===== run.sh =====
#!/bin/bash
# the make line also repeats each setting of config.mk as NAME=value (left out here)
make -C /OpenROAD-flow-scripts/flow DESIGN_CONFIG=/design/flow/config.mk WORK_HOME=/design/flow/orfs CLKGATE_MAP_FILE= finish

===== config.mk =====
export PLATFORM = sky130hd
export DESIGN_NAME = dot_product
export DESIGN_NICKNAME = dot_product
export VERILOG_FILES = /design/flow/design.v
export SDC_FILE = /design/flow/constraint.sdc
export NUM_CORES = 4
export LEC_CHECK = 0
export ABC_AREA = 1
export CAP_MARGIN = 35
export CORE_MARGIN = 2
export CORE_UTILIZATION = 40
export CTS_CLUSTER_DIAMETER = 235
export CTS_CLUSTER_SIZE = 98
export HOLD_SLACK_MARGIN = 0.29
export PLACE_DENSITY_LB_ADDON = 0.05
export SETUP_SLACK_MARGIN = -0.77
export SLEW_MARGIN = 20
export TNS_END_PERCENT = 5

===== constraint.sdc =====
create_clock -name core_clock -period 8.0 [get_ports {ap_clk}]
set_input_delay 1.6000 -clock core_clock [delete_from_list [all_inputs] [get_ports {ap_clk}]]
set_output_delay 1.6000 -clock core_clock [all_outputs]
set_load 0.01 [all_outputs]

===== design.v =====
module datapath #(parameter P_WIDTH=32)(
	input [P_WIDTH-1:0] input_a,
	input [P_WIDTH-1:0] input_b,
	input clk,
	input rst,
	output [P_WIDTH-1:0] out
	);
wire [P_WIDTH-1:0] mult_result;
wire [P_WIDTH-1:0] adder_out;
reg [P_WIDTH-1:0] adder_out_reg;
assign mult_result = input_a * input_b;
assign adder_out  = adder_out_reg + mult_result;
assign out = adder_out_reg;
always @(posedge clk)
 if (rst ==1) 
	adder_out_reg <= adder_out;
 else
	adder_out_reg <= 0;
endmodule
module controller #(parameter P_ADDR_WIDTH=8, parameter P_COUNT=100)(
	input clk,
	input rst,
	output reg out_rst,
	output reg ce_0,
	output reg ce_1,
	output reg we_0,
	output reg we_1,
	input  [P_ADDR_WIDTH-1:0] cjob_offset,
	output [P_ADDR_WIDTH-1:0] address_0,
	output [P_ADDR_WIDTH-1:0] address_1,
	input fin_buf_empty,
	output reg fin_rd_en,
	input fout_buf_full,
	output reg fout_wr_en,
	output reg cjob_load_en,
	output reg cjob_out_en
);
parameter IDLE= 7'b0000001,JOB_LOAD= 7'b0000010,  PREP=7'b0000100, PROCESSING = 7'b0001000, WRITE_BACK=7'b0010000, WAIT_Q=7'b0100000, WRITE_Q=7'b1000000;
reg [6:0] curr_state;
reg [6:0] next_state;
reg [P_ADDR_WIDTH-1:0] counter;
reg [P_ADDR_WIDTH-1:0] offset;
always @(curr_state,fin_buf_empty,counter,fout_buf_full)
begin
	next_state=5'b00000;
	case (curr_state)	
		IDLE:
			if(!fin_buf_empty)
				next_state=IDLE;
			else
				next_state=JOB_LOAD;
		JOB_LOAD:
			next_state=PREP;
		PREP:
			next_state=PROCESSING;
		PROCESSING:
			if(counter<P_COUNT-1+offset)			
				next_state = PROCESSING;
			else
				next_state = WRITE_BACK;
		WRITE_BACK:
			next_state=WAIT_Q;
		WAIT_Q:
			if(!fout_buf_full)
				next_state=WAIT_Q;
			else
				next_state=WRITE_Q;
		WRITE_Q:
			next_state=IDLE;
		default:
			next_state=IDLE;
	endcase
end
always @(posedge clk)       
begin
	if(rst==1)
		curr_state <= IDLE;
	else
		curr_state <= next_state;
end
always @(posedge clk)       
begin
	case(curr_state)
		IDLE:	begin
			out_rst<=0;
			ce_0<=0;
			ce_1<=0;
			we_0<=0;
			we_1<=0;
			counter <= 0;
			fin_rd_en<=0;
			fout_wr_en<=0;
			cjob_load_en<=0;
			cjob_out_en<=0;
			offset<=0;
			end
		JOB_LOAD:
			begin
			fin_rd_en<=1;
			cjob_load_en<=1;
			end
		PREP:
			begin
			fin_rd_en<=0;
			ce_0<=1;
			ce_1<=1;
			we_0<=0;
			we_1<=0;
			cjob_load_en<=0;
			counter<=cjob_offset;
			offset<=cjob_offset;
			end
		PROCESSING:
			begin
			cjob_load_en<=0;
			out_rst<=1;
			counter<= counter+1;
			end
		WRITE_BACK:
			begin
			ce_1<=0;
			we_0<=1;
			counter<=counter+P_COUNT;
			end
		WAIT_Q:
			begin
			ce_0<=0;
			counter<=0;
			cjob_out_en<=1;
			end
		WRITE_Q:
			begin
			fout_wr_en<=1;
			cjob_out_en<=1;
			end
		default:
			begin
			end
	endcase
end
assign address_0 = counter<<2;
assign address_1 = (counter+P_COUNT)<<2;
endmodule
module cjob_register #(parameter P_ADDR_WIDTH=16)
(
	input clk,
	input rst,
	input load,
	input out_en,
	input [(3+2+16)-1:0] data_in,
	output reg [(3+2+16)-1:0] data_out
);
reg [(3+2+16)-1:0] current_job;
always @(posedge clk) begin
	if(rst) begin
		data_out = 0;
		current_job = 0;
	end
	else begin
		if (load) current_job = data_in;
		if(out_en) data_out = current_job;
    end
end
endmodule
module dot_product (
	input ap_clk,
	input ap_rst,
	output [16-1:0]  	memory_Addr_A,
	output 						memory_EN_A,
	output 						memory_WEN_A,
	output [32-1:0]	memory_Din_A,
	input  [32-1:0] 	memory_Dout_A,
	output [16-1:0]  	memory_Addr_B,
	output 						memory_EN_B,
	output 						memory_WEN_B,
	output [32-1:0]	memory_Din_B,
	input  [32-1:0] 	memory_Dout_B,
	input 						fifo_in_empty_n,
	input  [(3+2+16)-1:0]	fifo_in_dout,
	output 						fifo_in_read,
	input 						fifo_out_full_n,
	output 						fifo_out_write,
	output [(3+2+16)-1:0]	fifo_out_din
);
	wire 						internal_rst;
	wire 						cjob_load_en;
	wire 						cjob_out_en;
	wire [16-1:0] 		job_offset;
datapath #(32) dp(
	.input_a(memory_Dout_A), 
	.input_b(memory_Dout_B), 
	.clk(ap_clk), 
	.rst(internal_rst), 
	.out(memory_Din_A)
);
controller #(16, 100) ctrl(
	.clk(ap_clk),
	.rst(ap_rst),
	.out_rst(internal_rst),
	.ce_0(memory_EN_A),
	.ce_1(memory_EN_B),
	.we_0(memory_WEN_A),
	.we_1(memory_WEN_B),
	.cjob_offset(job_offset),
	.address_0(memory_Addr_A),
	.address_1(memory_Addr_B),
	.fin_buf_empty(fifo_in_empty_n),
	.fin_rd_en(fifo_in_read),
	.fout_buf_full(fifo_out_full_n),
	.fout_wr_en(fifo_out_write),
	.cjob_load_en(cjob_load_en),
	.cjob_out_en(cjob_out_en)
);
cjob_register cjob_reg(
	.clk(ap_clk),
	.rst(ap_rst),
	.load(cjob_load_en),
	.out_en(cjob_out_en),
	.data_in(fifo_in_dout),
	.data_out(fifo_out_din)
);
assign job_offset = fifo_in_dout[16-1:0];
assign memory_Din_B = 0;
endmodule

==> results.ini, run 1 <==
[routing]
num_antenna_cells = 0
antenna_violating_nets_post_route = 0
finalWirelength_um = 68700
via_count = 19000
vias_per_cell = 4.60
first_pass_iters = 5
drc = 0
drtIter0Drc = 1102
wire_per_inst_um = 16.7

[setup_path]
cp_slowest_cell = fa_1
r2r_cells = 24
crit_top_cell = fa_1
path_delay_family = adder cells
end_kind = flop
r2r-end = dp.adder_out_reg[31]
path_depth = 28
cp.arrival_ps = 8410
critPathLaunch = memory_Dout_B[2]
startpoint_type = primary input
cpPeakStageDelay_ps = 550
r2r_start = dp.adder_out_reg[21]
critPathMaxFanout = 13
rrSetupSlack_ps = 1360
worst-setup-path-type = in2reg
cp.required_ps = 8370
critPathBufInv = 9
endpoint = dp.adder_out_reg[31]

[floorplanning]
die_y_um = 246
fp-row-count = 88
ios = 212
dieArea_um2 = 60700
core_um2 = 57900
die_w_um = 246
initCoreUtil = 0.406

[run]
tool_warnings = 26
maxCapViolations = 0

[sta]
tightest_slew_ps = 744
fin_ws_ps = -47.2
setup_viol = 4
fin_crit_sh = 1.01
slew_headroom = 0.504
clock_skew_ps = 7.69
hold_viol = 0
post-route-min-period_ps = 8050
slew_violations = 0
fmax_mhz = 124

[synth]
largest_area_cell = fa_1
ys_sh_mux = 0.00809
async_reset_ff_frac = 0
synth-xor-area-share = 0.0145
yosys-top-cells-area = fa_1, inv_1, nand2_1, ha_1, dfxtp_1
yosysMostFrequentCell = inv_1
netlist_instances = 3069
synth-compound-area-share = 0.0471
fa_ha_area_frac = 0.449
syn_avg_cell_area_um2 = 7.66
yosysWarnings = 3
top_logic_kind = adder cells
ys_chip_area_um2 = 23500
yosysCellCount = 3069
common_cells = inv_1, nand2_1, fa_1
ys_seq_share = 0.120
synthDistinctLibCells = 55
ff_type = dfxtp_1
synth.top_cell.area_share = 0.373
synth_area_um2 = 23500
ys_seq_elements = 121
synth-edff-count = 40
yosys.area_share.simple = 0.169

[clock_network]
cts_htree_levels = 4
post_cts_buffers = 0
numCtsBuffers = 17
cts_sinks = 121
clkLatencyLatePin_ps = 430
cts_hold_buffers = 0
cts_tree = done
clk_pin_slew_ps = 60
cts_resized = 0
root_buffer = clkbuf_16
clock_path_buffers = 2

[global_routing]
grt_usage = 0.237
grt_pass1_wl_um = 111000
grt_pass1_vias = 20000
globalRouteOverflowTotal = 0
antenna_found_initial = 1
grt_max_degree = 50

[run_status]
so.violations = setup timing
status = failed layout checks

[layout]
final_nets = 4017
area_growth_pct = 19.4
layout.cells.non_filler = 4126
fin_util = 0.485

[placed_design]
place_ws_ps = -516
hpwl_um = 59500
io_buffers = 174
placedCellCount = 4094
gp_congestion = 0.885

[hold_path]
hold_start = ctrl.curr_state[1]
holdPathEnd = ctrl.fout_wr_en
hold_depth = 0
hold_path_class = reg2reg

==> layer usage <==
layer / global-route usage / part of all wire / wire [µm] / vias up
met5: 0 / 0.00016 / 11 / -
met4: 0.0443 / 0.014 / 979 / 2
met3: 0.0316 / 0.052 / 3550 / 58
li1: - / - / - / 9193
met2: 0.379 / 0.46 / 31300 / 445
met1: 0.346 / 0.48 / 32900 / 9301
==> cell type report <==
cell class                      count  area (µm²)
Clock buffer                       18         439
Clock inverter                     14         114
Fill cell                        5879       29800
Inverter                          950        3570
Multi-Input combinational cell   1854       16300
Sequential cell                   121        2820
Tap cell                          765         957
Timing Repair Buffer              404        3880
==> metrics by stage <==
stage          setup TNS (ps)  cell area, µm²  hold slack [ps]
2_1_floorplan               0           23600              429
3_3_place_gp            -4310           27500              451
3_5_place_dp            -4440           27500              450
4_1_cts                  -159           28100              464
5_1_grt                 -3520           28100              486
6_report                -85.9           28100              459
==> run 2: changes to the inputs <==
Settings changed: CAP_MARGIN 35 to 20, CELL_PAD_IN_SITES_DETAIL_PLACEMENT set to 2, CELL_PAD_IN_SITES_GLOBAL_PLACEMENT set to 2, CORE_ASPECT_RATIO set to 1.19, CORE_MARGIN 2 to 9, CORE_UTILIZATION 40 to 52, CTS_CLUSTER_DIAMETER 235 to 359, CTS_CLUSTER_SIZE 98 to not set, GPL_ROUTABILITY_DRIVEN set to 0, HOLD_SLACK_MARGIN 0.29 to 0.04, MAX_ROUTING_LAYER set to met4, PLACE_DENSITY_LB_ADDON 0.05 to 0.28, SETUP_SLACK_MARGIN -0.77 to 0.63, SLEW_MARGIN 20 to 5, TNS_END_PERCENT 5 to 15.
Clock period 8.0 ns to 4.82 ns, I/O delays scaled along.
==> run 2 against run 1 <==
Against the previous run: the flow now stops in 3_3_place_gp; synthesized area did not move; synthesized cell count unchanged; die area down 12%.
==> results.ini, run 2 <==
[synth]
synth-edff-count = 40  ; unchanged
top_logic_kind = adder cells
ys_sh_mux = 0.00809  ; unchanged
yosys.area_share.simple = 0.169  ; unchanged
synth_area_um2 = 23500  ; unchanged
yosysCellCount = 3069  ; unchanged
largest_area_cell = fa_1
synth.top_cell.area_share = 0.373  ; unchanged
ff_type = dfxtp_1
async_reset_ff_frac = 0  ; unchanged
syn_avg_cell_area_um2 = 7.66  ; unchanged
synth-xor-area-share = 0.0145  ; unchanged
synth-compound-area-share = 0.0471  ; unchanged
yosysWarnings = 3  ; unchanged
ys_seq_elements = 121  ; unchanged
ys_seq_share = 0.120  ; unchanged
ys_chip_area_um2 = 23500  ; unchanged
fa_ha_area_frac = 0.449  ; unchanged
common_cells = inv_1, nand2_1, fa_1
synthDistinctLibCells = 55  ; unchanged
netlist_instances = 3069  ; unchanged
yosysMostFrequentCell = inv_1
yosys-top-cells-area = fa_1, inv_1, nand2_1, ha_1, dfxtp_1

[floorplanning]
initCoreUtil = 0.529  ; +0.123
die_y_um = 250  ; +1.4%
ios = 212  ; unchanged
dieArea_um2 = 53200  ; -12%
fp-row-count = 84  ; -4.5%
core_um2 = 44500  ; -23%
die_w_um = 213  ; -14%

[run_status]
failed_stage = 3_3_place_gp
firstError = [ERROR FLW-0024] Place density exceeds 1.0 (current PLACE_DENSITY_LB_ADDON =  0.28). Please check if the value of  PLACE_DENSITY_LB_ADDON is between 0 and 0.99.
status = did not finish

==> run 3: changes to the inputs <==
Settings changed: ABC_AREA 1 to not set, CELL_PAD_IN_SITES_DETAIL_PLACEMENT 2 to not set, CELL_PAD_IN_SITES_GLOBAL_PLACEMENT 2 to not set, CORE_ASPECT_RATIO 1.19 to 0.52, CORE_MARGIN 9 to 2, CORE_UTILIZATION 52 to 72, CTS_CLUSTER_DIAMETER 359 to not set, CTS_CLUSTER_SIZE set to 55, GPL_ROUTABILITY_DRIVEN 0 to not set, HOLD_SLACK_MARGIN 0.04 to not set, PLACE_DENSITY_LB_ADDON 0.28 to 0.21, SETUP_SLACK_MARGIN 0.63 to 1.43, SLEW_MARGIN 5 to 35, TNS_END_PERCENT 15 to not set.
Clock period 4.82 ns to 9.51 ns, I/O delays scaled along.
==> run 3 against run 2 <==
Against the previous run: synthesized cell count decreased by 22%; synthesized area shrank 5.5%; die area decreased by 39%; the run now finishes clean.
==> results.ini, run 3 <==
[sta]
setup_viol = 0
tightest_slew_ps = 1000
slew_violations = 0
slew_headroom = 0.313
clock_skew_ps = 17.6
fmax_mhz = 119
fin_crit_sh = 0.882
post-route-min-period_ps = 8390
grt_setup_unrepaired = yes
timing.setup.tns_ps = 0
hold_viol = 0

[floorplanning]
die_y_um = 131  ; -48%
core_um2 = 30400  ; -32%
initCoreUtil = 0.731  ; +0.202
die_w_um = 248  ; +16%
fp-row-count = 46  ; -45%
dieArea_um2 = 32300  ; -39%
ios = 212  ; unchanged

[synth]
synth.top_cell.area_share = 0.395  ; +0.0217
yosysCellCount = 2405  ; -22%
async_reset_ff_frac = 0  ; unchanged
ys_chip_area_um2 = 22200  ; -5.5%
yosys-top-cells-area = fa_1, and2_1, inv_1, ha_1, dfxtp_1
synth-compound-area-share = 0.0498  ; +0.00269
synthDistinctLibCells = 60  ; +9.1%
largest_area_cell = fa_1
ys_sh_mux = 0.0113  ; +0.00318
synth_area_um2 = 22200  ; -5.5%
ys_seq_elements = 121  ; unchanged
common_cells = inv_1, fa_1, and2_1
yosys.area_share.simple = 0.171  ; +0.00229
ys_seq_share = 0.127  ; +0.00699
synth-xor-area-share = 0.0443  ; +0.0298
yosysMostFrequentCell = inv_1
netlist_instances = 2405  ; -22%
yosysWarnings = 3  ; unchanged
top_logic_kind = adder cells
synth-edff-count = 40  ; unchanged
fa_ha_area_frac = 0.475  ; +0.0261
ff_type = dfxtp_1
syn_avg_cell_area_um2 = 9.23  ; +21%

[placed_design]
dpl-instance-area_um2 = 24500
io_buffers = 174
hpwl_um = 55500
placedCellCount = 2933
gp_congestion = 1.03

[global_routing]
grt_pass1_vias = 19200
antenna_found_initial = 4
grt_usage = 0.508
globalRouteOverflowTotal = 0
grt_max_degree = 50
grt_pass1_wl_um = 114000

[setup_path]
cp.arrival_ps = 8730
r2r_cells = 24
startpoint_type = primary input
path_depth = 29
end_kind = flop
critPathMaxFanout = 15
rrSetupSlack_ps = 2280
endpoint = dp.adder_out_reg[29]
worst-setup-path-type = in2reg
critPathLaunch = memory_Dout_B[6]
r2r-end = dp.adder_out_reg[29]
cp.required_ps = 9860
cp_slowest_cell = fa_1
path_delay_family = adder cells
critPathBufInv = 11
r2r_start = dp.adder_out_reg[23]
cpPeakStageDelay_ps = 600

[hold_path]
hold_depth = 2
hold_path_class = reg2reg
holdPathEnd = cjob_reg.data_out[19]
hold_start = cjob_reg.data_out[19]

[layout]
fin_util = 0.858
area_growth_pct = 17.4
num-fill-cells = 1613
comb_area_um2 = 17200
layout.cells.non_filler = 3035
seq_area_um2 = 2820
final_area_um2 = 26100
final_nets = 3268

[clock_network]
clkLatencyLatePin_ps = 470
clock_path_buffers = 2
root_buffer = clkbuf_16
cts_sinks = 121
numCtsBuffers = 17
clk_pin_slew_ps = 70
cts_hold_buffers = 0
cts_tree = done
cts_htree_levels = 4

[routing]
antenna_violating_nets_post_route = 0
drtIter0Drc = 2555
vias_per_cell = 6.26
drc = 0
finalWirelength_um = 79100
first_pass_iters = 15
via_count = 19000
wire_per_inst_um = 26.1

[run]
tool_warnings = 28
maxCapViolations = 0

[run_status]
status = finished clean

==> run 3: final cells by class <==
cell class,instances,area share
timing repair buffer,306,0.117
multi-input combinational,1659,0.660
sequential,121,0.108
clock buffer,19,0.0178
antenna,15,0.00144
clock inverter,13,0.00456
inverter,494,0.0711
tap,408,0.0196
==> run 3: routing by layer <==
| metal | wire length, µm | track usage |
|---|---|---|
| met2 | 30800 | 0.653 |
| met5 | 0 | - |
| met4 | 4450 | 0.213 |
| met3 | 14900 | 0.273 |
| met1 | 28900 | 0.660 |
==> run 3: metrics by stage <==
stage / worst slack [ps] / hold WS [ps]
3_5_place_dp: 126 / 468
3_3_place_gp: 304 / 466
6_report: 1120 / 486
5_1_grt: 1110 / 501
2_1_floorplan: 1430 / 406
4_1_cts: 1430 / 481
==> run 3: timing repair <==
item / CTS / global route
pin swaps: 35 / 63
cloned: 10 / 1
resized: 221 / 132
setup buffers: 26 / 18
endpoints found under the hold margin: 0 / 0
endpoints found under the setup margin: 15 / 17
==> run 4: changes to the inputs <==
Settings changed: ABC_AREA set to 1, CAP_MARGIN 20 to 0, CELL_PAD_IN_SITES_DETAIL_PLACEMENT set to 0, CORE_ASPECT_RATIO 0.52 to not set, CORE_UTILIZATION 72 to 32, CTS_CLUSTER_DIAMETER set to 175, CTS_CLUSTER_SIZE 55 to 97, GPL_ROUTABILITY_DRIVEN set to 1, GPL_TIMING_DRIVEN set to 0, PLACE_DENSITY_LB_ADDON 0.21 to not set, SETUP_SLACK_MARGIN 1.43 to 0.19, TNS_END_PERCENT set to 5.
Clock period 9.51 ns to 10.4 ns, I/O delays scaled along.
==> run 4 against run 3 <==
Against the previous run: synthesized area increased by 5.8%; largest cell class unchanged; highest routed layer unchanged; still clean on timing, DRC and antenna; hold slack got worse by 17 ps.
==> results.ini, run 4 <==
[setup_path]
worst-setup-path-type = in2reg
path_delay_family = adder cells
end_kind = flop
critPathBufInv = 9  ; -2
critPathLaunch = memory_Dout_A[12]
cp.arrival_ps = 10320  ; +1590 ps
r2r_start = dp.adder_out_reg[21]
cp.required_ps = 10730  ; +870 ps
critPathMaxFanout = 10  ; -5
path_depth = 29  ; unchanged
r2r-end = dp.adder_out_reg[31]
startpoint_type = primary input
cpPeakStageDelay_ps = 710  ; +110 ps
crit_top_cell = fa_1
cp_slowest_cell = clkdlybuf4s15_1
rrSetupSlack_ps = 3390  ; +1110 ps
r2r_cells = 24  ; unchanged
endpoint = dp.adder_out_reg[31]

[sta]
fmax_mhz = 100
post-route-min-period_ps = 9990
tightest_slew_ps = 1020  ; +19.0 ps
slew_headroom = 0.318  ; +0.00462
hold_viol = 0  ; unchanged
fin_crit_sh = 0.961  ; +0.0792
clock_skew_ps = 21.6  ; +3.98 ps
slew_violations = 0  ; unchanged
setup_viol = 0  ; unchanged
hold_slack_ps = 469  ; -16.9 ps
grt_setup_unrepaired = yes

[clock_network]
cts_tree = done
numCtsBuffers = 17  ; unchanged
clkLatencyLatePin_ps = 440  ; -30 ps
root_buffer = clkbuf_16
cts_hold_buffers = 0  ; unchanged
cts_htree_levels = 4  ; unchanged
clock_path_buffers = 2  ; unchanged
cts_sinks = 121  ; unchanged
clk_pin_slew_ps = 70  ; about the same

[placed_design]
io_buffers = 152  ; -13%
placedCellCount = 4217  ; +44%
dpl-instance-area_um2 = 26400  ; +7.7%
hpwl_um = 65100  ; +17%
gp_congestion = 1.00  ; -3.1%

[synth]
ys_sh_mux = 0.00809  ; -0.00318
yosysMostFrequentCell = inv_1
ff_type = dfxtp_1
synth.top_cell.area_share = 0.373  ; -0.0217
netlist_instances = 3069  ; +28%
async_reset_ff_frac = 0  ; unchanged
yosysCellCount = 3069  ; +28%
yosysWarnings = 3  ; unchanged
synth-xor-area-share = 0.0145  ; -0.0298
synthDistinctLibCells = 55  ; -8.3%
synth-edff-count = 40  ; unchanged
common_cells = inv_1, nand2_1, fa_1
top_logic_kind = adder cells
yosys.area_share.simple = 0.169  ; -0.00229
syn_avg_cell_area_um2 = 7.66  ; -17%
ys_seq_share = 0.120  ; -0.00699
fa_ha_area_frac = 0.449  ; -0.0261
synth_area_um2 = 23500  ; +5.8%
ys_seq_elements = 121  ; unchanged
yosys-top-cells-area = fa_1, inv_1, nand2_1, ha_1, dfxtp_1
ys_chip_area_um2 = 23500  ; +5.8%
synth-compound-area-share = 0.0471  ; -0.00269
largest_area_cell = fa_1

[global_routing]
globalRouteOverflowTotal = 0  ; unchanged
grt_pass1_wl_um = 119000  ; +3.8%
antenna_found_initial = 8  ; +4
grt_pass1_vias = 19500  ; +1.6%
grt_usage = 0.219  ; -0.289
grt_max_degree = 18  ; -64%

[hold_path]
holdPathEnd = ctrl.fout_wr_en
hold_path_class = reg2reg
hold_depth = 0  ; -2
hold_start = ctrl.curr_state[1]

[floorplanning]
die_y_um = 275  ; +110%
fp-row-count = 99  ; +120%
core_um2 = 72800  ; +140%
initCoreUtil = 0.323  ; -0.408
ios = 212  ; unchanged
dieArea_um2 = 75600  ; +130%
die_w_um = 275  ; +11%

[layout]
final_area_um2 = 27000  ; +3.5%
final_nets = 3947  ; +21%
layout.cells.non_filler = 4258  ; +40%
area_growth_pct = 14.8
num-fill-cells = 7666  ; +380%

[routing]
finalWirelength_um = 78300  ; -0.97%
dr_wl_met3_um = 8200  ; -45%
drtIter0Drc = 1693  ; -34%
wire_per_inst_um = 18.4  ; -29%
via_count = 19400  ; +1.9%
top_layer = met4
drc = 0  ; unchanged
wl_met2_um = 35000  ; +14%
drt-met1-wl_um = 32400  ; +12%
first_pass_iters = 5  ; -10
antenna_violating_nets_post_route = 0  ; unchanged
vias_per_cell = 4.55  ; -27%

[run_status]
status = finished clean

[run]
tool_warnings = 27  ; -3.6%
maxCapViolations = 0  ; unchanged

[run 4: repair_timing]
item / in CTS / in global routing
resized: 0 / 5
setup buffers: 0 / 0
endpoints found under the setup margin: 0 / 2
[run 4: per-layer routing]
| metal | vias to the layer above | global-route usage |
|---|---|---|
| met5 | - | - |
| met4 | 0 | 0.0680 |
| met3 | 120 | 0.0576 |
| met2 | 876 | 0.334 |
| met1 | 9302 | 0.283 |
| li1 | 9061 | - |
[run 4: stage by stage]
stage | setup TNS (ps) | setup slack [ps] | util
after floorplan | 0 | 2100 | -
after global placement | -401 | -256 | 0.362
after detailed placement | -169 | -169 | 0.362
after CTS | 0 | 247 | 0.370
after global routing | 0 | 149 | 0.371
final | 0 | 405 | 0.371
[run 4: layout make-up]
cell class	instances	area [µm²]	share of cell area
multi-input cells	1854	16300	0.604
inverters	950	3570	0.132
flip-flops and latches	121	2820	0.105
repair buffers	154	1540	0.0569
well taps	959	1200	0.0445
plain buffers	180	977	0.0362
clock buffers	17	425	0.0158
clock inverters	15	146	0.00542
diodes	8	20.0	0.000742
==> run 5: changes to the inputs <==
Settings changed: ABC_AREA 1 to 0, CAP_MARGIN 0 to 20, CELL_PAD_IN_SITES_DETAIL_PLACEMENT 0 to not set, CORE_MARGIN 2 to 9, CORE_UTILIZATION 32 to 52, CTS_CLUSTER_DIAMETER 175 to 125, CTS_CLUSTER_SIZE 97 to not set, GPL_ROUTABILITY_DRIVEN 1 to 0, GPL_TIMING_DRIVEN 0 to not set, MAX_ROUTING_LAYER met4 to not set, SETUP_SLACK_MARGIN 0.19 to not set, SLEW_MARGIN 35 to 20, TNS_END_PERCENT 5 to 15.
Clock period 10.4 ns to 8.0 ns, I/O delays scaled along.
==> run 5 against run 4 <==
Against the previous run: sequential share of layout area hardly changed; hold slack better by 15 ps; synthesized area is 5.5% lower; die area down 33%; worst setup slack worse by 310 ps; highest routed layer is now met5; critical endpoint is now dp.adder_out_reg[30]; utilization grew 27 points; synthesized cell count fell by 22%; wire length is 14% lower; design area is 0.10% lower.
==> results.ini, run 5 <==
[layout]
comb_area_um2 = 17100  ; +5.1%
fin_util = 0.641  ; +0.271
layout.cells.non_filler = 3238  ; -24%
final_nets = 3354  ; -15%
num-fill-cells = 3635  ; -53%
area_growth_pct = 21.4
seq_area_um2 = 2820  ; unchanged

[hold_path]
holdPathEnd = ctrl.fout_wr_en
hold_path_class = reg2reg
hold_start = ctrl.curr_state[1]
hold_depth = 0  ; unchanged

[synth]
yosys-top-cells-area = fa_1, and2_1, inv_1, ha_1, dfxtp_1
async_reset_ff_frac = 0  ; unchanged
ff_type = dfxtp_1
synth-compound-area-share = 0.0498  ; +0.00269
syn_avg_cell_area_um2 = 9.23  ; +21%
yosysCellCount = 2405  ; -22%
largest_area_cell = fa_1
synth_area_um2 = 22200  ; -5.5%
ys_seq_share = 0.127  ; +0.00699
synth.top_cell.area_share = 0.395  ; +0.0217
ys_sh_mux = 0.0113  ; +0.00318
fa_ha_area_frac = 0.475  ; +0.0261
common_cells = inv_1, fa_1, and2_1
synth-edff-count = 40  ; unchanged
synthDistinctLibCells = 60  ; +9.1%
yosysMostFrequentCell = inv_1
yosysWarnings = 3  ; unchanged
synth-xor-area-share = 0.0443  ; +0.0298
ys_seq_elements = 121  ; unchanged
yosys.area_share.simple = 0.171  ; +0.00229
netlist_instances = 2405  ; -22%
ys_chip_area_um2 = 22200  ; -5.5%
top_logic_kind = adder cells

[clock_network]
root_buffer = clkbuf_16
cts_tree = done
clk_pin_slew_ps = 50  ; -20 ps
cts_htree_levels = 4  ; unchanged
numCtsBuffers = 17  ; unchanged
cts_sinks = 121  ; unchanged
clkLatencyLatePin_ps = 440  ; about the same
clock_path_buffers = 2  ; unchanged
cts_hold_buffers = 0  ; unchanged

[routing]
finalWirelength_um = 67300  ; -14%
antenna_violating_nets_post_route = 0  ; unchanged
drc = 0  ; unchanged
wire_per_inst_um = 20.8  ; +13%
first_pass_iters = 6  ; +1
drtIter0Drc = 990  ; -42%
vias_per_cell = 5.21  ; +15%
via_count = 16900  ; -13%

[setup_path]
rrSetupSlack_ps = 1390  ; -2000 ps
critPathBufInv = 8  ; -1
critPathLaunch = memory_Dout_A[11]
r2r-end = dp.adder_out_reg[29]
r2r_cells = 23  ; -4.2%
path_depth = 26  ; -10%
r2r_start = dp.adder_out_reg[21]
endpoint = dp.adder_out_reg[30]
critPathMaxFanout = 7  ; -3
cp_slowest_cell = fa_1
cp.required_ps = 8330  ; -2400 ps
cpPeakStageDelay_ps = 550  ; -160 ps
path_delay_family = adder cells
cp.arrival_ps = 8230  ; -2090 ps
startpoint_type = primary input
end_kind = flop
worst-setup-path-type = in2reg
crit_top_cell = fa_1

[global_routing]
grt_max_degree = 48  ; +30
grt_pass1_vias = 18400  ; -5.9%
grt_usage = 0.274  ; +0.0554
grt_pass1_wl_um = 106000  ; -11%
globalRouteOverflowTotal = 0  ; unchanged
antenna_found_initial = 9  ; +1

[sta]
hold_slack_ps = 484  ; +15.5 ps
setup_viol = 0  ; unchanged
fmax_mhz = 127
fin_crit_sh = 0.988  ; +0.0267
tightest_slew_ps = 977  ; -46.7 ps
post-route-min-period_ps = 7900
grt_setup_unrepaired = yes
slew_violations = 0  ; unchanged
hold_viol = 0  ; unchanged
slew_headroom = 0.348  ; +0.0304
clock_skew_ps = 12.6  ; -8.95 ps
fin_ws_ps = 98.3  ; -307 ps

[placed_design]
io_buffers = 174  ; +14%
hpwl_um = 54300  ; -17%
place_ws_ps = -858  ; -689 ps
placedCellCount = 3181  ; -25%

[floorplanning]
initCoreUtil = 0.528  ; +0.206
die_w_um = 225  ; -18%
ios = 212  ; unchanged
dieArea_um2 = 50500  ; -33%
fp-row-count = 75  ; -24%
die_y_um = 225  ; -18%
core_um2 = 42000  ; -42%

[run_status]
status = finished clean

[run]
tool_warnings = 27  ; unchanged
maxCapViolations = 0  ; unchanged

==> run 5: repair_timing <==
action | CTS | global route
gates cloned | 7 | 2
pin swaps | 29 | 48
setup buffers | 5 | 11
gates resized | 86 | 83
endpoints found under the setup margin | 8 | 11
==> run 5: final cells by class <==
cell class	count	area share
inverter	494	0.0688
timing repair buffer	392	0.145
clock buffer	24	0.0194
multi-input combinational	1659	0.635
sequential	121	0.105
tap	539	0.0250
antenna	2	0.000186
clock inverter	7	0.00148
==> run 5: through the flow <==
step	cell area, µm²	setup TNS (ps)
after floorplan	22400	0
after global routing	27000	-37.3
final	27000	0
after global placement	25700	-7020
after detailed placement	25700	-7980
after CTS	26700	0
==> run 5: per-layer routing <==
layer	wire, µm	GRT usage	part of all wire
met1	27100	0.346	0.40
met2	32100	0.446	0.48
met3	4900	0.0643	0.073
met4	3080	0.117	0.046
met5	86	0	0.0013
==> run 6: changes to the inputs <==
Settings changed: CORE_ASPECT_RATIO set to 0.5, CORE_MARGIN 9 to 2, CORE_UTILIZATION 52 to 72, CTS_CLUSTER_DIAMETER 125 to 374, CTS_CLUSTER_SIZE set to 96, GPL_ROUTABILITY_DRIVEN 0 to not set, PLACE_DENSITY set to 0.36, SETUP_SLACK_MARGIN set to 1.28, TNS_END_PERCENT 15 to 5.
Clock period 8.0 ns to 5.3 ns, I/O delays scaled along.
==> run 6 against run 5 <==
Against the previous run: now fails the layout checks on setup timing; synthesized cell count unchanged; final cell count fell by 2.4%; via count rose by 8.0%; global-route usage is 16 points higher; clock skew shrank 1.6 ps; flip-flop count unchanged; largest cell class unchanged.
==> results.ini, run 6 <==
[run]
maxCapViolations = 0  ; unchanged
tool_warnings = 31  ; +15%

[synth]
synth_area_um2 = 22200  ; unchanged
ff_type = dfxtp_1
yosysMostFrequentCell = inv_1
synthDistinctLibCells = 60  ; unchanged
largest_area_cell = fa_1
ys_sh_mux = 0.0113  ; unchanged
yosys-top-cells-area = fa_1, and2_1, inv_1, ha_1, dfxtp_1
synth-xor-area-share = 0.0443  ; unchanged
synth-edff-count = 40  ; unchanged
yosysWarnings = 3  ; unchanged
synth-compound-area-share = 0.0498  ; unchanged
ys_seq_elements = 121  ; unchanged
yosysCellCount = 2405  ; unchanged
ys_chip_area_um2 = 22200  ; unchanged
syn_avg_cell_area_um2 = 9.23  ; unchanged
netlist_instances = 2405  ; unchanged
ys_seq_share = 0.127  ; unchanged
top_logic_kind = adder cells
synth.top_cell.area_share = 0.395  ; unchanged
fa_ha_area_frac = 0.475  ; unchanged
yosys.area_share.simple = 0.171  ; unchanged
async_reset_ff_frac = 0  ; unchanged
common_cells = inv_1, fa_1, and2_1

[clock_network]
root_buffer = clkbuf_16
clock_path_buffers = 2  ; unchanged
cts_tree = done
cts_htree_levels = 4  ; unchanged
clkLatencyLatePin_ps = 430  ; about the same
clk_pin_slew_ps = 70  ; +20 ps
numCtsBuffers = 17  ; unchanged
cts_sinks = 121  ; unchanged

[floorplanning]
ios = 212  ; unchanged
core_um2 = 30300  ; -28%
dieArea_um2 = 32400  ; -36%
fp-row-count = 45  ; -40%
die_w_um = 252  ; +12%
initCoreUtil = 0.732  ; +0.204
die_y_um = 128  ; -43%

[routing]
drtIter0Drc = 1835  ; +85%
antenna_violating_nets_post_route = 0  ; unchanged
first_pass_iters = 6  ; unchanged
via_count = 18200  ; +8.0%
drc = 0  ; unchanged
wire_per_inst_um = 21.2  ; +2.1%
finalWirelength_um = 67100  ; -0.34%
vias_per_cell = 5.76  ; +11%

[setup_path]
crit_top_cell = fa_1
cp_slowest_cell = fa_1
r2r_cells = 24  ; +4.3%
path_depth = 23  ; -12%
r2r-end = dp.adder_out_reg[29]
worst-setup-path-type = in2reg
rrSetupSlack_ps = -1290  ; -2680 ps
path_delay_family = adder cells
critPathBufInv = 8  ; unchanged
critPathLaunch = memory_Dout_A[24]
r2r_start = dp.adder_out_reg[22]
end_kind = flop
cpPeakStageDelay_ps = 590  ; +40 ps
startpoint_type = primary input
cp.arrival_ps = 7700  ; -530 ps
critical_path.cell_chain = clkdlybuf4s50_1 -> buf_4 -> nand2_1 -> fa_1 -> fa_1 -> inv_1 -> fa_1 -> inv_1 -> fa_1 -> inv_1 -> fa_1 -> inv_1 -> fa_1 -> fa_2 -> fa_1 -> inv_1 -> ha_1 -> nor2_1 -> o2bb2ai_1 -> buf_4 -> a21oi_2 -> o31ai_2 -> mux2i_1
critPathMaxFanout = 7  ; unchanged
cp.required_ps = 5670  ; -2660 ps
endpoint = dp.adder_out_reg[30]

[run_status]
status = failed layout checks
so.violations = setup timing

[global_routing]
grt_pass1_vias = 19600  ; +6.7%
grt_usage = 0.435  ; +0.161
grt_pass1_wl_um = 106000  ; +0.18%
globalRouteOverflowTotal = 0  ; unchanged
antenna_found_initial = 1  ; -8
grt_max_degree = 43  ; -10%

[sta]
fmax_mhz = 136
setup_viol = 25  ; +25
post-route-min-period_ps = 7340
slew_violations = 0  ; unchanged
grt_setup_unrepaired = yes
fin_crit_sh = 1.38  ; +0.396
tightest_slew_ps = 913  ; -64.1 ps
clock_skew_ps = 11.0  ; -1.63 ps
hold_viol = 0  ; unchanged
slew_headroom = 0.391  ; +0.0428
fin_ws_ps = -2040  ; -2130 ps

[placed_design]
gp_congestion = 0.969
hpwl_um = 50700  ; -6.5%
io_buffers = 174  ; unchanged

[layout]
fin_util = 0.902  ; +0.261
final_nets = 3417  ; +1.9%
num-fill-cells = 1357  ; -63%
area_growth_pct = 23.3

[hold_path]
holdPathEnd = ctrl.curr_state[5]
hold_depth = 1  ; +1
hold_start = ctrl.curr_state[6]
hold_path_class = reg2reg

[run 6: final cells by class]
| type | count | area, µm² | share of cell area |
|---|---|---|---|
| diodes | 1 | 2.50 | 0.0000914 |
| clock buffers | 18 | 450 | 0.0164 |
| clock inverters | 14 | 150 | 0.00548 |
| inverters | 494 | 1850 | 0.0677 |
| multi-input cells | 1659 | 17200 | 0.629 |
| flip-flops and latches | 121 | 2820 | 0.103 |
| well taps | 399 | 499 | 0.0182 |
| repair buffers | 455 | 4380 | 0.160 |
[run 6: what timing repair did]
action	4_1_cts	5_1_grt
cloned	10	0
resized	220	15
buffers inserted	30	1
setup endpoints to repair	28	32
hold buffers	0	0
pin swaps	106	8
[run 6: per-stage QoR]
stage,setup TNS (ps),area (µm²),hold WS [ps],setup slack (ps),cells
2_1_floorplan,-28660,22600,406,-1900,2441
4_1_cts,-35450,27300,474,-1950,3159
5_1_grt,-40880,27400,500,-2230,3161
3_5_place_dp,-55260,25900,460,-2850,3087
3_3_place_gp,-53140,25900,466,-2700,3087
6_report,-37050,27400,477,-2040,3161
[run 6: per-layer routing]
layer / share of wire / GRT usage / vias up / routed length [µm]
li1: - / - / 7776 / -
met1: 0.37 / 0.548 / 8934 / 24600
met2: 0.47 / 0.707 / 1181 / 31200
met3: 0.10 / 0.0989 / 310 / 7030
met4: 0.063 / 0.243 / 0 / 4210
met5: 0 / 0 / - / 0
==> run 7: changes to the inputs <==
Settings changed: ABC_AREA 0 to not set, CORE_ASPECT_RATIO 0.5 to not set, CORE_UTILIZATION 72 to 66, CTS_CLUSTER_DIAMETER 374 to 345, SETUP_SLACK_MARGIN 1.28 to not set, TNS_END_PERCENT 5 to not set.
Clock period 5.3 ns to 7.03 ns, I/O delays scaled along.
==> run 7 against run 6 <==
Against the previous run: still fails the layout checks on setup timing; final cell count is 2.0% higher; hold slack hardly changed; count of clock-buffer cells in the layout fell by 1; die area grew 8.6%; via count barely moved; flip-flop count did not move; utilization decreased by 5.4 points; global-route usage fell by 3.4 points; design area rose by 3.3%; synthesized cell count unchanged; highest routed layer is now met5.
==> results.ini, run 7 <==
[sta]
clock_skew_ps = 9.57  ; -1.44 ps
tightest_slew_ps = 951  ; +38.7 ps
setup_viol = 14  ; -44%
grt_setup_unrepaired = yes
fin_crit_sh = 1.09  ; -0.293
fmax_mhz = 130
fin_ws_ps = -641  ; +1390 ps
hold_viol = 0  ; unchanged
slew_headroom = 0.349  ; -0.0415
slew_violations = 0  ; unchanged
post-route-min-period_ps = 7670

[run_status]
so.violations = setup timing
status = failed layout checks

[setup_path]
worst-setup-path-type = in2reg
startpoint_type = primary input
path_delay_family = adder cells
r2r-end = dp.adder_out_reg[31]
r2r_cells = 23  ; -4.2%
end_kind = flop
cp.arrival_ps = 7950  ; +250 ps
crit_top_cell = fa_1
cp.required_ps = 7300  ; +1630 ps
critPathMaxFanout = 5  ; -2
endpoint = dp.adder_out_reg[31]
critPathLaunch = memory_Dout_A[16]
cp_slowest_cell = fa_1
path_depth = 26  ; +13%
rrSetupSlack_ps = 370  ; +1660 ps
r2r_start = dp.adder_out_reg[22]
critPathBufInv = 9  ; +1
cpPeakStageDelay_ps = 550  ; -40 ps

[floorplanning]
ios = 212  ; unchanged
die_w_um = 187  ; -26%
fp-row-count = 67  ; +49%
dieArea_um2 = 35100  ; +8.6%
die_y_um = 187  ; +46%
core_um2 = 33400  ; +9.9%
initCoreUtil = 0.666  ; -0.0662

[clock_network]
clkLatencyLatePin_ps = 430  ; about the same
clk_pin_slew_ps = 60  ; about the same
clock_path_buffers = 2  ; unchanged
cts_htree_levels = 4  ; unchanged
root_buffer = clkbuf_16
cts_hold_buffers = 0  ; unchanged
cts_sinks = 121  ; unchanged
numCtsBuffers = 17  ; unchanged
cts_tree = done

[global_routing]
grt_usage = 0.402  ; -0.0337
grt_max_degree = 43  ; unchanged
globalRouteOverflowTotal = 0  ; unchanged
grt_pass1_wl_um = 107000  ; +1.1%
antenna_found_initial = 10  ; +9
grt_pass1_vias = 19800  ; +1.3%

[synth]
synth_area_um2 = 22200  ; unchanged
ys_sh_mux = 0.0113  ; unchanged
synthDistinctLibCells = 60  ; unchanged
common_cells = inv_1, fa_1, and2_1
yosys.area_share.simple = 0.171  ; unchanged
largest_area_cell = fa_1
ys_seq_share = 0.127  ; unchanged
yosys-top-cells-area = fa_1, and2_1, inv_1, ha_1, dfxtp_1
ys_seq_elements = 121  ; unchanged
yosysCellCount = 2405  ; unchanged
synth-edff-count = 40  ; unchanged
synth-xor-area-share = 0.0443  ; unchanged
ys_chip_area_um2 = 22200  ; unchanged
synth.top_cell.area_share = 0.395  ; unchanged
yosysWarnings = 3  ; unchanged
top_logic_kind = adder cells
fa_ha_area_frac = 0.475  ; unchanged
yosysMostFrequentCell = inv_1
synth-compound-area-share = 0.0498  ; unchanged
netlist_instances = 2405  ; unchanged
syn_avg_cell_area_um2 = 9.23  ; unchanged
async_reset_ff_frac = 0  ; unchanged
ff_type = dfxtp_1

[routing]
antenna_violating_nets_post_route = 0  ; unchanged
finalWirelength_um = 69600  ; +3.8%
wire_per_inst_um = 21.6  ; +1.7%
first_pass_iters = 5  ; -1
drc = 0  ; unchanged
via_count = 18200  ; +0.016%
drtIter0Drc = 1295  ; -29%
vias_per_cell = 5.65  ; -1.9%

[run]
tool_warnings = 31  ; unchanged
maxCapViolations = 0  ; unchanged

[layout]
final_area_um2 = 28300  ; +3.3%
fin_util = 0.848  ; -0.0543
area_growth_pct = 27.4
num-fill-cells = 1909  ; +41%
layout.cells.non_filler = 3224  ; +2.0%
final_nets = 3429  ; +0.35%

[placed_design]
dpl-instance-area_um2 = 25800  ; -0.64%
gp_congestion = 0.934  ; -3.7%
io_buffers = 174  ; unchanged
placedCellCount = 3107  ; +0.65%
hpwl_um = 51600  ; +1.7%

[hold_path]
holdPathEnd = ctrl.curr_state[5]
hold_path_class = reg2reg
hold_depth = 1  ; unchanged
hold_start = ctrl.curr_state[6]

[run 7: cell type report]
type / count / area (µm²) / share of cell area
Clock inverter: 15 / 195 / 0.00690
Inverter: 494 / 1850 / 0.0655
Tap cell: 448 / 561 / 0.0198
Timing Repair Buffer: 467 / 4690 / 0.166
Multi-Input combinational cell: 1659 / 17700 / 0.627
Clock buffer: 17 / 425 / 0.0150
Antenna cell: 3 / 7.51 / 0.000265
Sequential cell: 121 / 2820 / 0.0998
[run 7: repair_timing]
| action | 4_1_cts | 5_1_grt |
|---|---|---|
| cloned | 14 | 0 |
| pin swaps | 142 | 100 |
| setup endpoints to repair | 19 | 19 |
| setup buffers | 62 | 13 |
| gates resized | 314 | 174 |
[run 7: per-layer routing]
layer,GRT usage,routed length (µm),up-vias
met5,0,75,-
met4,0.226,4980,10
met3,0.103,7190,314
met2,0.648,32600,1012
met1,0.496,24800,9067
li1,-,-,7801
[run 7: metrics by stage]
stage	setup WS (ps)	hold slack [ps]	setup TNS (ps)
final	-641	477	-4650
after global routing	-781	492	-6550
after CTS	-566	475	-4620
after detailed placement	-1510	465	-20880
after global placement	-1400	461	-19470
after floorplan	-502	406	-2430
==> run 8: changes to the inputs <==
Settings changed: CAP_MARGIN 20 to 10, CORE_ASPECT_RATIO set to 0.52, CORE_UTILIZATION 66 to 72, CTS_CLUSTER_DIAMETER 345 to 355, CTS_CLUSTER_SIZE 96 to not set, HOLD_SLACK_MARGIN set to 0.27, PLACE_DENSITY 0.36 to not set, SETUP_SLACK_MARGIN set to 0.87.
Clock period 7.03 ns to 4.86 ns, I/O delays scaled along.
==> run 8 against run 7 <==
Against the previous run: the flow now stops in 5_1_grt; synthesized area stayed put; synthesized cell count stayed put; die area down 7.9%.
==> results.ini, run 8 <==
[synth]
yosys.area_share.simple = 0.171  ; unchanged
ys_sh_mux = 0.0113  ; unchanged
common_cells = inv_1, fa_1, and2_1
yosysMostFrequentCell = inv_1
synth_area_um2 = 22200  ; unchanged
synthDistinctLibCells = 60  ; unchanged
syn_avg_cell_area_um2 = 9.23  ; unchanged
ff_type = dfxtp_1
yosysCellCount = 2405  ; unchanged
ys_chip_area_um2 = 22200  ; unchanged
synth-compound-area-share = 0.0498  ; unchanged
synth-xor-area-share = 0.0443  ; unchanged
synth-edff-count = 40  ; unchanged
netlist_instances = 2405  ; unchanged
yosysWarnings = 3  ; unchanged
synth.top_cell.area_share = 0.395  ; unchanged
largest_area_cell = fa_1
ys_seq_share = 0.127  ; unchanged
top_logic_kind = adder cells
ys_seq_elements = 121  ; unchanged
yosys-top-cells-area = fa_1, and2_1, inv_1, ha_1, dfxtp_1
fa_ha_area_frac = 0.475  ; unchanged
async_reset_ff_frac = 0  ; unchanged

[run_status]
failed_stage = 5_1_grt
status = did not finish
firstError = [ERROR GRT-0232] Routing congestion too high. Check the congestion heatmap in the GUI.

[floorplanning]
dieArea_um2 = 32300  ; -7.9%
ios = 212  ; unchanged
die_w_um = 248  ; +32%
core_um2 = 30400  ; -8.9%
fp-row-count = 46  ; -31%
initCoreUtil = 0.731  ; +0.0652
die_y_um = 131  ; -30%

[global_routing]
grt_usage = 0.766
globalRouteOverflowTotal = 68

[placed_design]
placedCellCount = 3092  ; -0.48%
dpl-instance-area_um2 = 26200  ; +1.6%
hpwl_um = 59200  ; +15%
gp_congestion = 0.996  ; +6.7%
io_buffers = 174  ; unchanged

[clock_network]
clock_path_buffers = 2  ; unchanged
cts_htree_levels = 4  ; unchanged
cts_sinks = 121  ; unchanged
root_buffer = clkbuf_16
numCtsBuffers = 17  ; unchanged
cts_hold_buffers = 0  ; unchanged

run 8: stage by stage:
stage / hold WS (ps) / setup TNS, ps / worst slack (ps)
after floorplan: 406 / -34890 / -2240
after global placement: 468 / -62230 / -3300
after detailed placement: 480 / -66270 / -3420
after CTS: 491 / -41890 / -2340
run 8: repair_timing:
item	4_1_cts
gates cloned	9
pin swaps	139
setup endpoints to repair	28
buffers inserted	74
gates resized	331
run 8: per-layer routing:
layer  GRT usage  overflow
met4       0.715        18
met3       0.640         2
met1       0.764         5
met5       0.497         1
met2       0.923        42
==> run 9: changes to the inputs <==
Settings changed: CAP_MARGIN 10 to 20, CORE_ASPECT_RATIO 0.52 to 0.71, CORE_MARGIN 2 to 5, CORE_UTILIZATION 72 to 62, CTS_CLUSTER_DIAMETER 355 to not set, GPL_TIMING_DRIVEN set to 1, HOLD_SLACK_MARGIN 0.27 to not set, PLACE_DENSITY set to 0.39, SETUP_SLACK_MARGIN 0.87 to 1.94, SLEW_MARGIN 20 to 30, TNS_END_PERCENT set to 25.
Clock period 4.86 ns to 6.7 ns, I/O delays scaled along.
==> run 9 against run 8 <==
Against the previous run: now fails the layout checks on setup timing; synthesized cell count did not move; die area rose by 23%; synthesized area did not move.
==> results.ini, run 9 <==
[routing]
vias_per_cell = 5.50
wire_per_inst_um = 22.0
finalWirelength_um = 71000
drc = 0
first_pass_iters = 6
antenna_violating_nets_post_route = 0
via_count = 17800
drtIter0Drc = 1492

[synth]
common_cells = inv_1, fa_1, and2_1
synthDistinctLibCells = 60  ; unchanged
yosysCellCount = 2405  ; unchanged
ys_sh_mux = 0.0113  ; unchanged
top_logic_kind = adder cells
ys_seq_elements = 121  ; unchanged
ys_chip_area_um2 = 22200  ; unchanged
synth-compound-area-share = 0.0498  ; unchanged
ff_type = dfxtp_1
synth_area_um2 = 22200  ; unchanged
yosysMostFrequentCell = inv_1
yosys.area_share.simple = 0.171  ; unchanged
ys_seq_share = 0.127  ; unchanged
yosysWarnings = 3  ; unchanged
largest_area_cell = fa_1
netlist_instances = 2405  ; unchanged
async_reset_ff_frac = 0  ; unchanged
synth.top_cell.area_share = 0.395  ; unchanged
synth-xor-area-share = 0.0443  ; unchanged
yosys-top-cells-area = fa_1, and2_1, inv_1, ha_1, dfxtp_1
syn_avg_cell_area_um2 = 9.23  ; unchanged
fa_ha_area_frac = 0.475  ; unchanged
synth-edff-count = 40  ; unchanged

[sta]
timing.setup.tns_ps = -8900
fmax_mhz = 134
slew_headroom = 0.449
tightest_slew_ps = 825
fin_crit_sh = 1.12
hold_viol = 0
slew_violations = 0
grt_setup_unrepaired = yes
clock_skew_ps = 12.1
setup_viol = 18
fin_ws_ps = -788
post-route-min-period_ps = 7490

[run_status]
status = failed layout checks
so.violations = setup timing

[clock_network]
root_buffer = clkbuf_16
clock_path_buffers = 2  ; unchanged
cts_htree_levels = 4  ; unchanged
cts_sinks = 121  ; unchanged
cts_tree = done
numCtsBuffers = 17  ; unchanged
cts_hold_buffers = 0  ; unchanged
clk_pin_slew_ps = 70
clkLatencyLatePin_ps = 430

[placed_design]
gp_congestion = 0.968  ; -2.8%
io_buffers = 174  ; unchanged
hpwl_um = 54100  ; -8.7%
placedCellCount = 3139  ; +1.5%
dpl-instance-area_um2 = 25900  ; -1.3%
place_ws_ps = -1740  ; +1680 ps

[setup_path]
path_depth = 26
crit_top_cell = fa_1
startpoint_type = primary input
r2r_cells = 23
critPathMaxFanout = 5
worst-setup-path-type = in2reg
path_delay_family = adder cells
r2r-end = dp.adder_out_reg[31]
cp.arrival_ps = 7810
end_kind = flop
critPathLaunch = memory_Dout_B[5]
cp_slowest_cell = fa_1
rrSetupSlack_ps = 60
cpPeakStageDelay_ps = 560
critPathBufInv = 9
cp.required_ps = 7020
r2r_start = dp.adder_out_reg[23]
endpoint = dp.adder_out_reg[31]

[global_routing]
grt_pass1_wl_um = 108000
grt_pass1_vias = 19100
use_met1 = 0.491
use_met3 = 0.177
grt_max_degree = 50
globalRouteOverflowTotal = 0
grt_usage = 0.354
antenna_found_initial = 3
globalRouteMet2Util = 0.504
grt_busiest_layer = met2

[floorplanning]
dieArea_um2 = 39800  ; +23%
core_um2 = 35400  ; +17%
die_w_um = 235  ; -5.2%
fp-row-count = 58  ; +26%
die_y_um = 169  ; +30%
ios = 212  ; unchanged
initCoreUtil = 0.627  ; -0.104

[layout]
layout.cells.non_filler = 3231
num-fill-cells = 2395
fin_util = 0.788
final_nets = 3405
area_growth_pct = 25.6
final_area_um2 = 27900

[run]
maxCapViolations = 0
tool_warnings = 31

[hold_path]
hold_start = cjob_reg.data_out[19]
hold_path_class = reg2reg
hold_depth = 2
holdPathEnd = cjob_reg.data_out[19]

run 9: what timing repair did:
item | in CTS | in global routing
resized | 249 | 64
setup buffers | 42 | 2
hold endpoints to repair | 0 | 0
cloned | 14 | 0
setup endpoints to repair | 26 | 27
pin swaps | 99 | 36
run 9: through the flow:
| step | hold WS, ps |
|---|---|
| finish | 484 |
| global route | 507 |
| CTS | 485 |
| detailed placement | 473 |
| global placement | 464 |
| floorplan | 406 |
run 9: final cells by class:
class                      instances  area (µm²)  share of cell area
clock buffer                      17         425              0.0152
timing repair buffer             443        4420               0.158
antenna                            2        5.00            0.000179
inverter                         494        1850              0.0665
tap                              480         601              0.0215
sequential                       121        2820               0.101
clock inverter                    15         175             0.00628
multi-input combinational       1659       17600               0.631
run 9: routing by layer:
| layer | wire [µm] | part of all wire |
|---|---|---|
| met1 | 28600 | 0.40 |
| met4 | 1740 | 0.024 |
| met5 | 27 | 0.00038 |
| met2 | 29900 | 0.42 |
| met3 | 10800 | 0.15 |
==> run 10: changes to the inputs <==
Settings changed: CAP_MARGIN 20 to 40, CORE_ASPECT_RATIO 0.71 to not set, CORE_MARGIN 5 to 2, CORE_UTILIZATION 62 to 70, CTS_CLUSTER_SIZE set to 37, GPL_TIMING_DRIVEN 1 to not set, HOLD_SLACK_MARGIN set to 0.3, PLACE_DENSITY 0.39 to not set, SETUP_SLACK_MARGIN 1.94 to 0.03, SLEW_MARGIN 30 to 20, TNS_END_PERCENT 25 to not set.
Clock period 6.7 ns to 4.52 ns, I/O delays scaled along.
==> run 10 against run 9 <==
Against the previous run: still fails the layout checks on setup timing; register-to-register slack worse by 2500 ps; first-iteration DRC count is 110% higher; non-clock buffer count is 58 higher; critical path type unchanged; hold slack better by 9.3 ps; synthesized cell count stayed put; flip-flop count stayed put; worst setup slack worse by 2600 ps; count of clock-buffer cells in the layout stayed put; utilization is 13 points higher; largest cell class unchanged.
==> results.ini, run 10 <==
[synth]
largest_area_cell = fa_1
ys_seq_share = 0.127  ; unchanged
synth-compound-area-share = 0.0498  ; unchanged
yosys.area_share.simple = 0.171  ; unchanged
ys_chip_area_um2 = 22200  ; unchanged
netlist_instances = 2405  ; unchanged
synth-xor-area-share = 0.0443  ; unchanged
async_reset_ff_frac = 0  ; unchanged
synth.top_cell.area_share = 0.395  ; unchanged
synthDistinctLibCells = 60  ; unchanged
fa_ha_area_frac = 0.475  ; unchanged
top_logic_kind = adder cells
syn_avg_cell_area_um2 = 9.23  ; unchanged
ys_seq_elements = 121  ; unchanged
yosysWarnings = 3  ; unchanged
yosys-top-cells-area = fa_1, and2_1, inv_1, ha_1, dfxtp_1
ys_sh_mux = 0.0113  ; unchanged
synth-edff-count = 40  ; unchanged
common_cells = inv_1, fa_1, and2_1
yosysCellCount = 2405  ; unchanged
ff_type = dfxtp_1
yosysMostFrequentCell = inv_1
synth_area_um2 = 22200  ; unchanged

[setup_path]
cp.required_ps = 4840  ; -2180 ps
cp_slowest_cell = fa_1
critPathLaunch = memory_Dout_B[6]
path_depth = 26  ; unchanged
r2r_cells = 22  ; -4.3%
worst-setup-path-type = in2reg
path_delay_family = adder cells
end_kind = flop
cpPeakStageDelay_ps = 690  ; +130 ps
critPathMaxFanout = 11  ; +6
r2r_start = dp.adder_out_reg[24]
startpoint_type = primary input
critPathBufInv = 8  ; -1
endpoint = dp.adder_out_reg[31]
cp.arrival_ps = 8190  ; +380 ps
r2r-end = dp.adder_out_reg[31]
rrSetupSlack_ps = -2470  ; -2530 ps

[routing]
vias_per_cell = 6.44  ; +17%
drc = 0  ; unchanged
drtIter0Drc = 3063  ; +110%
wire_per_inst_um = 28.2  ; +28%
antenna_violating_nets_post_route = 0  ; unchanged
via_count = 20700  ; +17%
finalWirelength_um = 90700  ; +28%
first_pass_iters = 12  ; +6

[placed_design]
place_ws_ps = -3610  ; -1860 ps
placedCellCount = 3082  ; -1.8%
gp_congestion = 0.961  ; -0.77%
io_buffers = 174  ; unchanged
hpwl_um = 52600  ; -2.7%
dpl-instance-area_um2 = 26200  ; +1.1%

[sta]
fmax_mhz = 127
fin_ws_ps = -3340  ; -2560 ps
slew_violations = 0  ; unchanged
setup_viol = 26  ; +8
post-route-min-period_ps = 7860
clock_skew_ps = 20.0  ; +7.92 ps
grt_setup_unrepaired = yes
fin_crit_sh = 1.74  ; +0.622
tightest_slew_ps = 902  ; +76.8 ps
hold_viol = 0  ; unchanged
slew_headroom = 0.383  ; -0.0660

[global_routing]
grt_pass1_wl_um = 121000  ; +12%
antenna_found_initial = 8  ; +5
globalRouteOverflowTotal = 0  ; unchanged
grt_usage = 0.492  ; +0.137
grt_max_degree = 40  ; -20%
grt_pass1_vias = 21200  ; +11%

[floorplanning]
die_y_um = 182  ; +7.5%
fp-row-count = 65  ; +12%
die_w_um = 182  ; -22%
initCoreUtil = 0.707  ; +0.0803
dieArea_um2 = 33200  ; -17%
ios = 212  ; unchanged
core_um2 = 31400  ; -11%

[hold_path]
hold_depth = 1  ; -1
hold_path_class = reg2reg
holdPathEnd = ctrl.curr_state[5]
hold_start = ctrl.curr_state[6]

[run]
maxCapViolations = 0  ; unchanged
tool_warnings = 32  ; +3.2%

[run_status]
so.violations = setup timing
status = failed layout checks

[layout]
final_nets = 3463  ; +1.7%
fin_util = 0.922  ; +0.134
layout.cells.non_filler = 3218  ; -0.40%
final_area_um2 = 28900  ; +3.7%
area_growth_pct = 30.3

[clock_network]
cts_htree_levels = 4  ; unchanged
clkLatencyLatePin_ps = 460  ; +30 ps
cts_sinks = 121  ; unchanged
clock_path_buffers = 2  ; unchanged
numCtsBuffers = 17  ; unchanged
clk_pin_slew_ps = 70  ; about the same
cts_hold_buffers = 0  ; unchanged
root_buffer = clkbuf_16
cts_tree = done

run 10: metal layers:
metal  up-vias  global-route usage  part of all wire
li1       7883                   -                 -
met1      9848               0.583              0.30
met2      2151               0.770              0.43
met3       837               0.151              0.15
met4         7               0.345              0.11
met5         -             0.00593            0.0012
run 10: metrics by stage:
stage                     hold slack [ps]  setup TNS, ps
after detailed placement              476         -72460
after global routing                  514         -63370
after floorplan                       406         -41370
after global placement                459         -69620
after CTS                             491         -46610
final                                 493         -63980
run 10: final cells by class:
| cell class | count | area, µm² |
|---|---|---|
| Clock inverter | 15 | 178 |
| Antenna cell | 9 | 22.5 |
| Sequential cell | 121 | 2820 |
| Inverter | 494 | 1850 |
| Timing Repair Buffer | 501 | 5020 |
| Tap cell | 402 | 503 |
| Fill cell | 1130 | 2450 |
| Clock buffer | 17 | 425 |
| Multi-Input combinational cell | 1659 | 18100 |
run 10: repair_timing:
item | in CTS | in global routing
pin swaps | 122 | 96
gates cloned | 14 | 0
gates resized | 385 | 138
setup endpoints to repair | 27 | 26
setup buffers | 60 | 33
